==> inputs of run B <==
// system_top
module system_top (
    input  wire         clk, 
    input  wire         rst,
    input  wire         rx,
    output wire         tx,
    input  wire         miso,
    output wire         sclk,
    output wire         mosi,
    output wire         cs_n,
    output wire         nrst_pd,
    output wire [4:0]   pwm_servos,  
    input  wire [4:0]   input_ir,
	output wire [4:0] led_busy,
	output wire         led1, led2
);
    wire [31:0] UID;
    wire        card_OK;
    wire [4:0] disp_start;
    wire [3:0] s_count [0:4];   
    wire [4:0] busy_servo;
    wire dispensing_active = |busy_servo;
    assign led2     = dispensing_active;
	assign led_busy = busy_servo;
    rc522 rfid_inst (
        .clk            (clk),
        .rst            (rst),
        .miso           (miso),
        .sclk           (sclk),
        .mosi           (mosi),
        .cs_n           (cs_n),
        .nrst_pd        (nrst_pd),
        .UID            (UID),
        .card_OK        (card_OK)
    );
    wire [3:0] count_A, count_B, count_C, count_D, count_E;
    assign s_count[0] = count_A;
    assign s_count[1] = count_B;
    assign s_count[2] = count_C;
    assign s_count[3] = count_D;
    assign s_count[4] = count_E;
    uart_controller comm_inst(
        .clk            (clk),
        .rst            (rst),
        .rx             (rx),
        .tx             (tx),
        .led1           (led1),
        .UID            (UID),
        .card_OK        (card_OK),
        .ir_status      (input_ir),
        .dispensing_active  (dispensing_active),
        .dispenser_start    (disp_start),
        .count_A        (count_A),
        .count_B        (count_B),
        .count_C        (count_C),
        .count_D        (count_D),
        .count_E        (count_E)
    );
    genvar i;
    generate
        for (i = 1; i < 5; i = i + 1) begin: servo_dispensers
            servo_fsm_unit servo_inst1(
                .clk            (clk),
                .rst            (rst),
                .start_trigger  (disp_start[i]),
                .num_turns      (s_count[i]),
                .pwm_out        (pwm_servos[i]),
                .busy           (busy_servo[i])
            );
        end
    endgenerate
  ...
make LEC_CHECK=0 CAP_MARGIN=10 CELL_PAD_IN_SITES_DETAIL_PLACEMENT=0 CELL_PAD_IN_SITES_GLOBAL_PLACEMENT=3 CORE_MARGIN=10 CORE_UTILIZATION=65 CTS_CLUSTER_DIAMETER=284 CTS_CLUSTER_SIZE=44 GPL_ROUTABILITY_DRIVEN=1 GPL_TIMING_DRIVEN=0 MAX_ROUTING_LAYER=met4 MIN_ROUTING_LAYER=met2 PLACE_DENSITY_LB_ADDON=0.09 SLEW_MARGIN=20 finish   # period 3.52 ns
run.sh (not shown) runs the stock make flow with config.mk's settings and CLKGATE_MAP_FILE=.
==> inputs of run D, as changes to run B <==
==> flow/config.mk (replaced) <==
export PLATFORM = sky130hd
export DESIGN_NAME = system_top
export DESIGN_NICKNAME = system_top
export VERILOG_FILES = /design/flow/design.v
export SDC_FILE = /design/flow/constraint.sdc
export NUM_CORES = 4
export LEC_CHECK = 0
export CAP_MARGIN = 20
export CORE_MARGIN = 2
export CORE_UTILIZATION = 40
export SLEW_MARGIN = 20
==> flow/constraint.sdc (replaced) <==
create_clock -name core_clock -period 4.8 [get_ports {clk}]
set_input_delay 0.9600 -clock core_clock [delete_from_list [all_inputs] [get_ports {clk}]]
set_output_delay 0.9600 -clock core_clock [all_outputs]
set_load 0.01 [all_outputs]
==> comparison <==
Run B never finished: it broke off in global placement without I/O. Run D passed the timing, design-rule and antenna checks.
Synthesized area is the same in run D and run B.
In synthesized cell count, run D and run B do not differ.
Die area: run D is larger than run B (43%).

---

==> branch quartz: inputs <==
Starting RTL as in the previous note.
Settings: LEC_CHECK=0, ABC_AREA=1, CAP_MARGIN=15, CORE_ASPECT_RATIO=0.72, CORE_MARGIN=2, CORE_UTILIZATION=70, SETUP_SLACK_MARGIN=0.19, SLEW_MARGIN=20; clock period 2.68 ns.
==> inputs of branch amber, as changes to branch quartz <==
- ABC_AREA: 1 -> unset
- CAP_MARGIN: 15 -> 20
- SETUP_SLACK_MARGIN: 0.19 -> unset
==> inputs of branch violet, as changes to branch quartz <==
- ABC_AREA: 1 -> unset
- CAP_MARGIN: 15 -> 20
- CORE_ASPECT_RATIO: 0.72 -> unset
- CORE_UTILIZATION: 70 -> 17
- SETUP_SLACK_MARGIN: 0.19 -> unset
==> flow/constraint.sdc (replaced) <==
create_clock -name core_clock -period 4.8 [get_ports {clk}]
set_input_delay 0.9600 -clock core_clock [delete_from_list [all_inputs] [get_ports {clk}]]
set_output_delay 0.9600 -clock core_clock [all_outputs]
set_load 0.01 [all_outputs]
==> inputs of branch fjord, as changes to branch quartz <==
- ABC_AREA: 1 -> unset
- CAP_MARGIN: 15 -> 20
- CORE_ASPECT_RATIO: 0.72 -> unset
- CORE_UTILIZATION: 70 -> 60
- SETUP_SLACK_MARGIN: 0.19 -> unset
==> flow/constraint.sdc (replaced) <==
create_clock -name core_clock -period 3.33 [get_ports {clk}]
set_input_delay 0.6660 -clock core_clock [delete_from_list [all_inputs] [get_ports {clk}]]
set_output_delay 0.6660 -clock core_clock [all_outputs]
set_load 0.01 [all_outputs]
==> results <==
Flip-flop count is the same in branch fjord and branch violet. Against branch violet, the count of clock-buffer cells in the layout of branch quartz is higher by 10. Branch fjord completed without violations. Branch quartz finished but fails on setup timing. Branch violet finished clean. Branch amber ran to the end with violations: setup timing. Against branch violet, the clock power of branch amber is larger by 62%. The lowest worst hold slack belongs to branch amber, the highest to branch violet.
==> figures <==
Multiplexer share: branch violet 0.0632; branch fjord 0.0632; branch quartz 0.00541; branch amber 0.0632
Outcome: branch violet timing/DRC/antenna clean; branch fjord timing/DRC/antenna clean; branch quartz complete, but fails checks; branch amber complete, but fails checks
Layout check failures: branch violet -; branch fjord -; branch quartz setup timing; branch amber setup timing
Setup slack on the worst flop-to-flop path: branch violet 0.70 ns; branch fjord 0.12 ns; branch quartz -0.26 ns; branch amber -0.54 ns
Length of routed met3 wiring: branch violet 4430 um; branch fjord 4260 um; branch quartz 10,900 um; branch amber 8760 um
Setup slack after layout: branch violet 0.698 ns; branch fjord 0.116 ns; branch quartz -0.261 ns; branch amber -0.541 ns
Final cycle utilization of the critical path: branch violet 0.855; branch fjord 0.965; branch quartz 1.10; branch amber 1.20
Number of global-route vias before repair: branch violet 28,600; branch fjord 30,000; branch quartz 33,500; branch amber 32,400
Worst Hold Class: branch violet flop to flop; branch fjord flop to flop; branch quartz primary input to flop; branch amber primary input to flop
Sequential fraction of design power: branch violet 0.513; branch fjord 0.516; branch quartz 0.523; branch amber 0.530
Synthesis area per yosys: branch violet 0.0437 sq mm; branch fjord 0.0437 sq mm; branch quartz 0.0444 sq mm; branch amber 0.0437 sq mm

---

==> inputs of 12-04 <==
Starting RTL as in the previous note.
==> flow/config.mk <==
export PLATFORM = sky130hd
export DESIGN_NAME = system_top
export DESIGN_NICKNAME = system_top
export VERILOG_FILES = /design/flow/design.v
export SDC_FILE = /design/flow/constraint.sdc
export NUM_CORES = 4
export LEC_CHECK = 0
export CAP_MARGIN = 10
export CELL_PAD_IN_SITES_DETAIL_PLACEMENT = 1
export CORE_MARGIN = 2
export CORE_UTILIZATION = 65
export CTS_CLUSTER_DIAMETER = 284
export CTS_CLUSTER_SIZE = 99
export GPL_ROUTABILITY_DRIVEN = 0
export GPL_TIMING_DRIVEN = 0
export MAX_ROUTING_LAYER = met4
export MIN_ROUTING_LAYER = met2
export PLACE_DENSITY_LB_ADDON = 0.21
export SLEW_MARGIN = 20
==> flow/constraint.sdc <==
create_clock -name core_clock -period 3.52 [get_ports {clk}]
set_input_delay 0.7040 -clock core_clock [delete_from_list [all_inputs] [get_ports {clk}]]
set_output_delay 0.7040 -clock core_clock [all_outputs]
set_load 0.01 [all_outputs]
==> inputs of 11-22, as changes to 12-04 <==
Settings changed: ABC_AREA set to 1, CAP_MARGIN 10 to 5, CELL_PAD_IN_SITES_DETAIL_PLACEMENT 1 to not set, CORE_UTILIZATION 65 to 72, CTS_CLUSTER_DIAMETER 284 to not set, CTS_CLUSTER_SIZE 99 to 72, GPL_ROUTABILITY_DRIVEN 0 to not set, GPL_TIMING_DRIVEN 0 to not set, HOLD_SLACK_MARGIN set to 0.29, MAX_ROUTING_LAYER met4 to not set, MIN_ROUTING_LAYER met2 to not set, PLACE_DENSITY set to 0.63, PLACE_DENSITY_LB_ADDON 0.21 to not set.
==> flow/constraint.sdc (replaced) <==
create_clock -name core_clock -period 2.67 [get_ports {clk}]
set_input_delay 0.5340 -clock core_clock [delete_from_list [all_inputs] [get_ports {clk}]]
set_output_delay 0.5340 -clock core_clock [all_outputs]
set_load 0.01 [all_outputs]
==> inputs of 05-05, as changes to 12-04 <==
Settings changed: CAP_MARGIN 10 to 20, CELL_PAD_IN_SITES_DETAIL_PLACEMENT 1 to not set, CORE_UTILIZATION 65 to 72, CTS_CLUSTER_DIAMETER 284 to not set, CTS_CLUSTER_SIZE 99 to not set, GPL_ROUTABILITY_DRIVEN 0 to not set, GPL_TIMING_DRIVEN 0 to not set, MAX_ROUTING_LAYER met4 to not set, MIN_ROUTING_LAYER met2 to not set, PLACE_DENSITY_LB_ADDON 0.21 to 0.01, SETUP_SLACK_MARGIN set to 1.0.
==> flow/constraint.sdc (replaced) <==
create_clock -name core_clock -period 3.58 [get_ports {clk}]
set_input_delay 0.7160 -clock core_clock [delete_from_list [all_inputs] [get_ports {clk}]]
set_output_delay 0.7160 -clock core_clock [all_outputs]
set_load 0.01 [all_outputs]
==> summary of the runs <==
05-05 passed the timing, design-rule and antenna checks. 11-22 completed, yet does not pass: setup timing. 12-04 ended with an error in global routing with GRT-0116. In 11-22 the worst setup slack is worse than in 05-05, by 0.34 ns. Of 11-22 and 05-05, 11-22 has the higher combinational power (gap 63%, measured against 05-05). Between 11-22 and 05-05, the lower sequential share of layout area is in 05-05 (gap 0.097 points). In flip-flop count, 11-22 and 05-05 do not differ. Between 11-22 and 05-05, the lower critical path depth is in 05-05 (gap 2).

---

==> inputs of job 4346 <==
system_top again, from the RTL that the note above started with.
==> flow/design.v (excerpt) <==
module system_top (
    input  wire         clk, 
    input  wire         rst,
    input  wire         rx,
    output wire         tx,
    input  wire         miso,
    output wire         sclk,
    output wire         mosi,
    output wire         cs_n,
    output wire         nrst_pd,
    output wire [4:0]   pwm_servos,  
    input  wire [4:0]   input_ir,
	output wire [4:0] led_busy,
	output wire         led1, led2
);
    wire [31:0] UID;
    wire        card_OK;
    wire [4:0] disp_start;
    wire [3:0] s_count [0:4];   
    wire [4:0] busy_servo;
    wire dispensing_active = |busy_servo;
    assign led2     = dispensing_active;
	assign led_busy = busy_servo;
    rc522 rfid_inst (
        .clk            (clk),
        .rst            (rst),
        .miso           (miso),
        .sclk           (sclk),
        .mosi           (mosi),
        .cs_n           (cs_n),
        .nrst_pd        (nrst_pd),
        .UID            (UID),
        .card_OK        (card_OK)
    );
    wire [3:0] count_A, count_B, count_C, count_D, count_E;
    assign s_count[0] = count_A;
    assign s_count[1] = count_B;
    assign s_count[2] = count_C;
    assign s_count[3] = count_D;
    assign s_count[4] = count_E;
    uart_controller comm_inst(
        .clk            (clk),
        .rst            (rst),
        .rx             (rx),
        .tx             (tx),
        .led1           (led1),
        .UID            (UID),
        .card_OK        (card_OK),
        .ir_status      (input_ir),
        .dispensing_active  (dispensing_active),
        .dispenser_start    (disp_start),
        .count_A        (count_A),
        .count_B        (count_B),
        .count_C        (count_C),
        .count_D        (count_D),
        .count_E        (count_E)
    );
    genvar i;
    generate
        for (i = 1; i < 5; i = i + 1) begin: servo_dispensers
            servo_fsm_unit servo_inst1(
                .clk            (clk),
                .rst            (rst),
                .start_trigger  (disp_start[i]),
                .num_turns      (s_count[i]),
                .pwm_out        (pwm_servos[i]),
                .busy           (busy_servo[i])
            );
        end
    endgenerate
	servo_fsm_unit_anticlockwise servo_inst2(
		.clk            (clk),
  ...
Settings: LEC_CHECK=0, CAP_MARGIN=20, CELL_PAD_IN_SITES_DETAIL_PLACEMENT=2, CELL_PAD_IN_SITES_GLOBAL_PLACEMENT=0, CORE_ASPECT_RATIO=1.92, CORE_MARGIN=10, CORE_UTILIZATION=38, CTS_CLUSTER_SIZE=84, GPL_ROUTABILITY_DRIVEN=1, GPL_TIMING_DRIVEN=1, PLACE_DENSITY=0.52, SLEW_MARGIN=20; clock period 5.34 ns.
==> job 576: changes against job 4346 <==
Settings changed: CELL_PAD_IN_SITES_DETAIL_PLACEMENT 2 to not set, CELL_PAD_IN_SITES_GLOBAL_PLACEMENT 0 to not set, CORE_ASPECT_RATIO 1.92 to not set, CORE_MARGIN 10 to 2, CORE_UTILIZATION 38 to 58, CTS_CLUSTER_SIZE 84 to 44, GPL_ROUTABILITY_DRIVEN 1 to not set, GPL_TIMING_DRIVEN 1 to not set, PLACE_DENSITY 0.52 to not set.
==> flow/constraint.sdc (replaced) <==
create_clock -name core_clock -period 5.39 [get_ports {clk}]
set_input_delay 1.0780 -clock core_clock [delete_from_list [all_inputs] [get_ports {clk}]]
set_output_delay 1.0780 -clock core_clock [all_outputs]
set_load 0.01 [all_outputs]
==> out/qor.csv <==
metric;value;unit
Seq. pwr;7990;µW
DP HPWL;88100;µm
status;timing/DRC/antenna clean;
Vias;30800;
DR top layer;met5;
Log Warnings;55;
relative slew slack;33.5;%
Initial DRC Count;1386;
CP endpoint;comm_inst.handler.tx_buf[6][6]$_DFFE_PP_;
Cell Pwr Density;314;mW/mm²
placed cells;5379;
Source of the figures above: job 4346

==> out/qor.csv <==
metric;value;unit
status;timing/DRC/antenna clean;
DR top layer;met4;
DP HPWL;63000;µm
EDFF count, synth;474;
Initial DRC Count;1985;
Vias;29700;
relative slew slack;24.7;%
Cell Pwr Density;319;mW/mm²
Data buffer area share;1.11;%
Yosys top cell area share;32.6;%
placed cells;4865;
CP endpoint;comm_inst.handler.tx_buf[6][2]$_SDFFCE_PN0P_;
Source of the figures above: job 576

No activity file was given, so power comes from the tool's default toggle rates.
